## amber
## smm
module smm(input clk, reset,
           input [7:0] readdata,
           output we, 
			  output [15:0] address,
			  output [7:0] writedata);
make LEC_CHECK=0 ABC_AREA=1 CAP_MARGIN=40 CORE_MARGIN=2 CORE_UTILIZATION=72 CTS_CLUSTER_DIAMETER=364 CTS_CLUSTER_SIZE=34 HOLD_SLACK_MARGIN=0.27 PLACE_DENSITY=0.8 SETUP_SLACK_MARGIN=-0.21 SLEW_MARGIN=20 finish   # period 3.49 ns
run.sh (not shown) runs the stock make flow with config.mk's settings and CLKGATE_MAP_FILE=.
Every stage of amber finished as expected; the final checks, on the other hand, flagged negative setup slack, which means the layout fails.
Setup changes, amber to xenon
Settings: removing HOLD_SLACK_MARGIN (formerly 0.27); changing CTS_CLUSTER_DIAMETER from 364 to 230; changing PLACE_DENSITY from 0.8 to 0.6; changing CTS_CLUSTER_SIZE from 34 to 99; changing CAP_MARGIN from 40 to 20; removing SETUP_SLACK_MARGIN (formerly -0.21); changing the clock period (ns, I/O delays scaled along) from 3.49 to 4.58.
Findings:
xenon finished all stages; the layout is clean. Taking amber as the reference, in xenon combinational cell fraction of total power -5.3 points, portion of total power attributed to the clock network grew by 0.8 points, wire length of the first global-routing pass shows a reduction of about 22%.
Input-level comparison between yarrow and xenon:
Settings: CTS_CLUSTER_DIAMETER no longer set, was 230; ABC_AREA no longer set, was 1; CTS_CLUSTER_SIZE no longer set, was 99; CORE_UTILIZATION now 40, was 72; the clock period (ns, I/O delays scaled along) now 5.0, was 4.58.
### Flow results
Against xenon as the reference, yarrow delivers a lower layout clock buffer count. Largest vdd supply drop: higher on xenon. The final layouts of xenon and yarrow pass the timing, design-rule and antenna checks. Status: fraction of power consumed by combinational cells parity (yarrow, xenon). The total die size of yarrow is higher than that of xenon. Going from xenon to yarrow, the total power per unit cell area was found to have gone up by 2.3%. Total power on yarrow is behind xenon. Area fraction in mux cells: xenon and yarrow compared, lower one is xenon. Looking at leakage power figure across both flows, yarrow is the stronger of the two, with xenon trailing. Against xenon, yarrow comes in 1.8 points higher on clock distribution area overhead in the final layout. Sequential area share after synthesis, xenon and yarrow: smaller value in xenon. Against xenon, worst hold slack in yarrow came out better.
> inputs changed (yarrow -> indigo)
Settings: changing CORE_MARGIN from 2 to 9; changing PLACE_DENSITY from 0.6 to 0.41; setting CTS_CLUSTER_DIAMETER to 389 for the first time; setting TNS_END_PERCENT to 40 for the first time; changing CORE_UTILIZATION from 40 to 58; setting CTS_CLUSTER_SIZE to 98 for the first time; setting ABC_AREA to 1 for the first time; setting MAX_ROUTING_LAYER to met4 for the first time.
==> comparison <==
- Total power of indigo is lower than that of yarrow.
- | number of core rows | indigo vs yarrow | 7 lower |
- Delta (indigo minus yarrow): cell area after placement dropped 1.2%, total routing resource utilization after global routing saw little to no change.

---

## garnet
The RTL this note starts from:
==> flow/design.v <==
module datapath(input clk, reset, weCU, buffIRCU, buffAHCU,
                input buffALCU, buffRCU, srcbmuxCU, adrmuxCU,
			       input [1:0] acmuxCU, pcmuxCU,
			       input [2:0] aluopCU,
			       input [7:0] memdata,
			       output [15:0] address,
			       output [7:0] writedata, instrCU,
			       output zeroCU);
wire [7:0]  adrHout, buffIRout, buffAHout, buffALout, srcbmuxout;
wire [7:0]  acout, acmuxout, rout, buffRout, aluout;
wire [15:0] pcout, pcaddout, mdaout, pcmuxout, adrmuxout;
flopr #(8) IR(clk, reset, buffIRout, instrCU);
flopr #(8) adrH(clk, reset, buffAHout, adrHout);
buff buffIR(clk, reset, memdata, buffIRCU, buffIRout);
buff buffadrH(clk, reset, memdata, buffAHCU, buffAHout);
buff buffadrL(clk, reset, memdata, buffALCU, buffALout);
mux3 #(8) acmux(aluout, memdata, rout, acmuxCU, acmuxout);
flopr #(8) AC(clk, reset, acmuxout, acout);
flopr #(8) R(clk, reset, buffRout, rout);
buff buffR(clk, reset, acout, buffRCU, buffRout);
mux2 #(8) srcbmux(rout, 8'b00000001, srcbmuxCU, srcbmuxout);
alu alu(acout, srcbmuxout, aluopCU, aluout, zeroCU);
flopr #(16) PC(clk, reset, pcmuxout, pcout);
mux3 #(16) pcmux(pcout, pcaddout, {adrHout, buffALout}, pcmuxCU, pcmuxout);
adder pcadder(pcout, 16'b000000000000001, pcaddout);
flopr #(16) MDA(clk, reset, {adrHout, buffALout}, mdaout);
mux2 #(16) addressmux(pcout, mdaout, adrmuxCU, adrmuxout);
assign address = adrmuxout;
assign writedata = aluout;
endmodule
module mux2 # (parameter WIDTH = 8)
(input  [WIDTH-1:0] a0, a1,
 input s,
 output [WIDTH-1:0] y);
  assign y = s ? a1 : a0;
endmodule
module mux3 # (parameter WIDTH = 8)
(input  [WIDTH-1:0] a0, a1, a2,
 input  [1:0] s,
 output [WIDTH-1:0] y);
  assign y = s[1] ? a2 : (s[0] ? a1 : a0); 
endmodule
module flopr # (parameter WIDTH = 8)
(input clk, reset,
 input [WIDTH-1:0] d,
 output reg [WIDTH-1:0] q);
 always @ (posedge clk, posedge reset)
   if (reset) q <= 0;
   else q <= d;
endmodule
module buff(input clk, reset, input[7:0] a, input s, output [7:0] y);
  reg [7:0] q;
  assign y = (s == 1) ? a : q;
  always @ (posedge clk, posedge reset)
    if (reset) q <= 0;
    else q <= y;
endmodule
module adder(input [15:0] a, b, output [15:0] y);
assign y = a + b;
endmodule
module alu (a, b, sel, out, zero);
    input [7:0] a,b;
    input [2:0] sel; 
    output reg [7:0] out;
    output reg zero;
    always @ (*) 
    begin 
        case(sel) 
		      3'b000:   
	begin
		out = a; 
		if (out == 0) zero = 1;  
		else zero = 0; 
          end
            3'b001:   
	begin
		out = a+b;  
		if (out == 0)
		 zero = 1;  
		else
		zero = 0;
          end     
            3'b010:   
	begin
		out = a-b;  
		if (out == 0) zero = 1;  
		else zero = 0;
          end 
            3'b011:   
	begin
		out = 0; 
		zero = 1;
          end
			   3'b100:   
	begin
		out = a & b; 
		if (out == 0)
		 zero = 1;  
		else
		zero = 0;
          end
		     3'b101:   
	begin
		out = a | b; 
		if (out == 0) zero = 1;  
		else zero = 0; 
          end
			  3'b110:   
	begin
		out = a ^ b; 
		if (out == 0) zero = 1;  
		else zero = 0; 
          end		 
			  3'b111:   
	begin
		out = ~a; 
		if (out == 0) zero = 1;  
		else zero = 0; 
          end
        endcase
    end
endmodule
module controller(input clk, reset, zflag, 
                  input [7:0] opcode, 
						output buffIR, buffAH, buffAL, buffR, srcbmux, adrmux, we,
			         output [1:0] pcmux, acmux, 
						output [2:0] aluop);
  maindec md(clk, reset, zflag, opcode, buffAL, buffR, buffIR, buffAH, srcbmux, adrmux, we, pcmux, acmux, aluop);
endmodule
module maindec(input clk, reset, zflag, 
               input [7:0] opcode, 
					output buffAL, buffR, buffIR, buffAH, srcbmux, adrmux, we,
			      output [1:0] pcmux, acmux,
					output [2:0] aluop);
  reg [13:0] controls;
  reg [3:0] state, nextstate;
  assign {buffAL, buffAH, buffIR, acmux, buffR, srcbmux, aluop, pcmux, adrmux, we} = controls;
  parameter fetch = 4'b0000;
  parameter decode = 4'b0001;
  parameter getah = 4'b0010;
  parameter getal = 4'b0011;
  parameter loaddata = 4'b0100;
  parameter storedata = 4'b0101;
  parameter jumpinstr = 4'b0110;
  parameter alu = 4'b0111;
  parameter r_to_ac = 4'b1000;
  parameter ac_to_r = 4'b1001;
  parameter ahfetch = 4'b1010;
  parameter pcinc = 4'b1011;
  parameter NOP = 8'h00;
  parameter LDAC = 8'h01;
  parameter STAC = 8'h02;
  parameter MVAC = 8'h03;
  parameter MOVR = 8'h04;
  parameter JUMP = 8'h05;
  parameter JMPZ = 8'h06;
  parameter JPNZ = 8'h07;
  parameter ADD = 8'h08;
  parameter SUB = 8'h09;
  parameter INAC = 8'h0A;
  parameter CLAC = 8'h0B;
  parameter AND = 8'h0C;
  parameter OR = 8'h0D;
  parameter XOR = 8'h0E;
  parameter NOT = 8'h0F;
  always @(posedge clk, posedge reset)
    if (reset)  state <= fetch;
	 else        state <= nextstate;
  always @(*)
  begin  
    case(state)
	   fetch: nextstate <= decode;
		decode: case(opcode)
		          NOP: nextstate <= pcinc;
					 LDAC: nextstate <= ahfetch;
					 STAC: nextstate <= ahfetch;
					 MVAC: nextstate <= ac_to_r;
					 MOVR: nextstate <= r_to_ac;
					 JUMP: nextstate <= ahfetch;
					 JMPZ: nextstate <= ahfetch;
					 JPNZ: nextstate <= ahfetch;
					 default: nextstate <= alu;
				 endcase
		 getah: nextstate <= getal;
		 getal: if (opcode == STAC)      nextstate <= storedata;
		        else if (opcode == LDAC) nextstate <= loaddata;
				  else if ((opcode == JMPZ) & ~zflag) nextstate <= pcinc;
				  else if ((opcode == JPNZ) & zflag)  nextstate <= pcinc;
				  else                     nextstate <= jumpinstr;
		 jumpinstr: nextstate <= fetch;
		 storedata: nextstate <= fetch;
		 loaddata: nextstate <= fetch;
		 ac_to_r: nextstate <= fetch;
		 r_to_ac: nextstate <= fetch;
		 alu: nextstate <= fetch;
		 ahfetch: nextstate <= getah;
		 pcinc: nextstate <= fetch;
		 default: nextstate <= fetch;
	 endcase
  end
  always @(*)
  begin
    case(state)
	   fetch: controls <= 14'b00100000000000;
		decode: controls <= 14'b00000000000000;
		getah: controls <= 14'b01000000000100;
		getal: controls <= 14'b10000000000000;
		storedata: controls <= 14'b00000000000111;
		loaddata: controls <=  14'b00001000000110;
		ac_to_r: controls <= 14'b00000100000100;
		r_to_ac: controls <= 14'b00010000000100;
		jumpinstr: controls <= 14'b00000000001010;
		ahfetch: controls <= 14'b00000000000100;
		pcinc: controls <= 14'b00000000000100;
		alu:
		begin
		  case(opcode)
		    ADD: controls <= 14'b00000000010100;
			 SUB: controls <= 14'b00000000100100;
			 INAC: controls <= 14'b00000010010100;
			 CLAC: controls <= 14'b00000000110100;
			 AND: controls <= 14'b00000001000100;
			 OR: controls <= 14'b00000001010100;
			 XOR: controls <= 14'b00000001100100;
			 NOT: controls <= 14'b00000001110100;
			 default: controls <= 14'b00000000000000;
		  endcase
		end
		default: controls <= 14'b00000000000000;
    endcase
  end
endmodule
module smm(input clk, reset,
           input [7:0] readdata,
           output we, 
			  output [15:0] address,
			  output [7:0] writedata);
wire buffR, buffIR, buffAH, mdamux, buffAL, adrmux, srcbmux;
wire [1:0] pcmux, acmux;
wire [2:0] aluop;
wire [15:0] addr;
wire [7:0] wdata, instr;
wire zero;
datapath dp(clk, reset, we, buffIR, buffAH, buffAL, buffR, srcbmux, adrmux, acmux, pcmux, aluop, readdata, addr, wdata, instr, zero);
controller cu(clk, reset, zero, instr, buffIR, buffAH, buffAL, buffR, srcbmux, adrmux, we, pcmux, acmux, aluop);
assign writedata = wdata;
assign address = addr;
endmodule
clock: 3.44 ns
lec_check: 0
cap_margin: 20
core_margin: 2
core_utilization: 57
cts_cluster_size: 30
setup_slack_margin: 0.91
slew_margin: 20
What the final checks of garnet revealed, after a flow that finished every stage, was a layout that fails on negative setup slack.
### garnet -> cedar
--- a/flow/config.mk
+++ b/flow/config.mk
@@ -8,6 +8,6 @@
 export CAP_MARGIN = 20
 export CORE_MARGIN = 2
-export CORE_UTILIZATION = 57
-export CTS_CLUSTER_SIZE = 30
-export SETUP_SLACK_MARGIN = 0.91
+export CORE_UTILIZATION = 69
+export CTS_CLUSTER_SIZE = 17
+export PLACE_DENSITY = 0.67
 export SLEW_MARGIN = 20
==> flow/constraint.sdc <==
create_clock -name core_clock -period 3.34 [get_ports {clk}]
set_input_delay 0.6680 -clock core_clock [delete_from_list [all_inputs] [get_ports {clk}]]
set_output_delay 0.6680 -clock core_clock [all_outputs]
set_load 0.01 [all_outputs]
Tool error DPL-0038 stopped cedar during global routing; no final results. In cedar, placed cell count is lower than in garnet. Summary of cedar over garnet: die size shrank by 17%, area fraction in xor and xnor cells held steady, estimated wirelength of the detail-placed design grew by 880 µm. Post-cts gate resize count ended up 145 lower on cedar than on garnet.
## Diff of input files: violet against cedar
--- a/flow/config.mk
+++ b/flow/config.mk
@@ -8,6 +8,8 @@
 export CAP_MARGIN = 20
 export CORE_MARGIN = 2
-export CORE_UTILIZATION = 69
+export CORE_UTILIZATION = 62
+export CTS_CLUSTER_DIAMETER = 360
 export CTS_CLUSTER_SIZE = 17
-export PLACE_DENSITY = 0.67
+export PLACE_DENSITY = 0.6
 export SLEW_MARGIN = 20
+export TNS_END_PERCENT = 20
==> flow/constraint.sdc <==
create_clock -name core_clock -period 3.22 [get_ports {clk}]
set_input_delay 0.6440 -clock core_clock [delete_from_list [all_inputs] [get_ports {clk}]]
set_output_delay 0.6440 -clock core_clock [all_outputs]
set_load 0.01 [all_outputs]
Results
- [violet] flow finished | final checks: failed | reasons: negative setup slack
- [compare] base=cedar new=violet: worst setup timing slack at the placement stage up 0.10 ns, width of the die +4.6 µm.
- Number of post-CTS setup repair buffers: violet vs cedar down 15
- When violet is measured against cedar, its post-cts sizing count turns out 11 higher.
- Comparing violet against cedar, there is no change at all in clock sink total.
- Relative to cedar, placed wire-length estimate after detailed placement has decreased by about 0.5% in violet.
- Cmp violet and cedar / number of core rows / lower: cedar
- In the metrics for violet and cedar, the one carrying the higher height of the die is violet.
Changes in quartz relative to violet:
--- a/flow/config.mk
+++ b/flow/config.mk
@@ -8,8 +8,6 @@
 export CAP_MARGIN = 20
 export CORE_MARGIN = 2
-export CORE_UTILIZATION = 62
-export CTS_CLUSTER_DIAMETER = 360
-export CTS_CLUSTER_SIZE = 17
-export PLACE_DENSITY = 0.6
+export CORE_UTILIZATION = 58
+export CTS_CLUSTER_SIZE = 37
+export SETUP_SLACK_MARGIN = 0.05
 export SLEW_MARGIN = 20
-export TNS_END_PERCENT = 20
==> flow/constraint.sdc <==
create_clock -name core_clock -period 3.32 [get_ports {clk}]
set_input_delay 0.6640 -clock core_clock [delete_from_list [all_inputs] [get_ports {clk}]]
set_output_delay 0.6640 -clock core_clock [all_outputs]
set_load 0.01 [all_outputs]
quartz vs. violet: area fraction of clock buffers and clock inverters shows a reduction of 0.52 points; total chip power shows a reduction of 1.2%.
Looking at violet and quartz, the register clock-pin slew on the reported worst setup and hold paths is a wash.
quartz: all stages done; final checks FAILED (negative setup slack).
#### Input delta (onyx over quartz)
--- a/flow/config.mk
+++ b/flow/config.mk
@@ -7,7 +7,7 @@
 export LEC_CHECK = 0
 export CAP_MARGIN = 20
+export CELL_PAD_IN_SITES_DETAIL_PLACEMENT = 2
 export CORE_MARGIN = 2
-export CORE_UTILIZATION = 58
-export CTS_CLUSTER_SIZE = 37
-export SETUP_SLACK_MARGIN = 0.05
+export CORE_UTILIZATION = 56
+export MIN_ROUTING_LAYER = met2
 export SLEW_MARGIN = 20
==> flow/constraint.sdc <==
create_clock -name core_clock -period 5.0 [get_ports {clk}]
set_input_delay 1.0000 -clock core_clock [delete_from_list [all_inputs] [get_ports {clk}]]
set_output_delay 1.0000 -clock core_clock [all_outputs]
set_load 0.01 [all_outputs]
--- outcome ---
The lower global placer's final weighted congestion of onyx and quartz is in quartz. Stage in which a tool error killed onyx: detailed placement. [compare] base=quartz new=onyx: part of the Yosys area used for sequential elements held; initial core utilization saw a decrease; die area increased by about 3.4% relative to the old numbers.

---

Setup of wip/sierra:
// smm: RTL as listed in full above, without the edits since
export LEC_CHECK = 0
export CAP_MARGIN = 20
export CORE_MARGIN = 2
export CORE_UTILIZATION = 55
export CTS_CLUSTER_SIZE = 37
export SETUP_SLACK_MARGIN = 0.72
export SLEW_MARGIN = 20
export TNS_END_PERCENT = 5
create_clock -name core_clock -period 2.65 [get_ports {clk}]
No crash in wip/sierra: every stage finished, but the layout fails its final checks due to negative setup slack.
For wip/fjord, these inputs were changed with respect to wip/sierra:
Settings: changing CORE_UTILIZATION from 55 to 58; setting HOLD_SLACK_MARGIN to 0.29 for the first time; setting CTS_CLUSTER_DIAMETER to 50 for the first time.
Findings:
Looking at final weighted congestion of routability-driven global placement, wip/fjord sits above wip/sierra. Comparing wip/sierra and wip/fjord, tightest slew margin relative to the limit is higher on wip/fjord. Maximum frequency, wip/sierra and wip/fjord, higher one = wip/sierra. Final period utilization: wip/fjord vs wip/sierra up 3.8 points. Compared with wip/sierra, wip/fjord ends up with a larger final cell area. What the final checks of wip/fjord revealed, after a flow that finished every stage, was a layout that fails on negative setup slack. Taking wip/sierra as the reference, in wip/fjord number of clock buffers in the layout saw a decrease; chip area estimate from yosys synthesis about even; post-route worst hold slack fell by 15 ps; final critical path time including I/O delays and setup rose by 100 ps.
## Diff of input files: wip/lagoon against wip/fjord
Settings: removing TNS_END_PERCENT (formerly 5); removing SETUP_SLACK_MARGIN (formerly 0.72); removing HOLD_SLACK_MARGIN (formerly 0.29); removing CTS_CLUSTER_DIAMETER (formerly 50); removing CTS_CLUSTER_SIZE (formerly 37).
### Flow results
wip/lagoon: complete, dirty (negative setup slack). For power, dividing the value from wip/lagoon by the value from wip/fjord gives 1.15. Summary of the comparison: power share of the sequential group is lower in wip/lagoon, relative to wip/fjord. Taking wip/fjord as the reference, in wip/lagoon number of fill cells in the layout shrank by 37%; fmax fell 3.4%.
#### Input delta (wip/harbor over wip/lagoon)
Settings: an added PLACE_DENSITY of 0.6; a change of CORE_UTILIZATION from 58 to 41; a change of the clock period (ns, I/O delays scaled along) from 2.65 to 4.93.
Findings:
- Compare wip/harbor and wip/lagoon | power per cell area higher: wip/lagoon
- wip/harbor completed every stage of the flow, and the final layout passed the timing, design-rule and antenna checks.
- wip/harbor -> wip/lagoon: count of hold-fix buffers inserted at cts delta 0, exact match
- wip/harbor ended with less final area than wip/lagoon.
- [compare] base=wip/lagoon new=wip/harbor: sum of internal, switching and leakage power fell by about 60%; worst-margin pin slew climbed 160 ps; detail-routed net length per standard cell down 8.4 µm; die area increased by about 40% relative to the old numbers.
Modified inputs, wip/ember compared to wip/harbor
Settings: setting SETUP_SLACK_MARGIN to -0.21 for the first time; setting CTS_CLUSTER_SIZE to 34 for the first time; setting ABC_AREA to 1 for the first time; changing CORE_UTILIZATION from 41 to 69; changing the clock period (ns, I/O delays scaled along) from 4.93 to 3.88.
Notes after the runs:
Nothing crashed in wip/ember and all stages finished; the problem is that the final layout failed, the offending checks being negative setup slack. What wip/harbor reported for placement row count has to be multiplied by 0.79 to get the figure for wip/ember. Relative to wip/harbor, maximum vdd ir drop has increased by 0.000072 V in wip/ember. A cell type of the slowest stage on the worst timing path of sky130_fd_sc_hd__dfrtp_1 is what wip/ember shows, while sky130_fd_sc_hd__or4_4 belongs to wip/harbor. Synthesized area was lower in the run labelled wip/harbor.
#### Input delta (wip/zinc over wip/ember)
Settings: CTS_CLUSTER_SIZE now 99, was 34; SETUP_SLACK_MARGIN no longer set, was -0.21; CORE_UTILIZATION now 65, was 69; CTS_CLUSTER_DIAMETER now 230, previously not set; TNS_END_PERCENT now 5, previously not set; the clock period (ns, I/O delays scaled along) now 2.78, was 3.88.
[summary]
The global-route wire length before repair reported for wip/zinc is greater than that of wip/ember by about 4.5%.
From wip/zinc to wip/ember, number of max-cap violations did not move at all.
From wip/zinc to wip/ember, detailed-route DRC error count did not move at all.
wip/zinc: complete, dirty (negative setup slack)
Power and IR drop assume default switching activity.
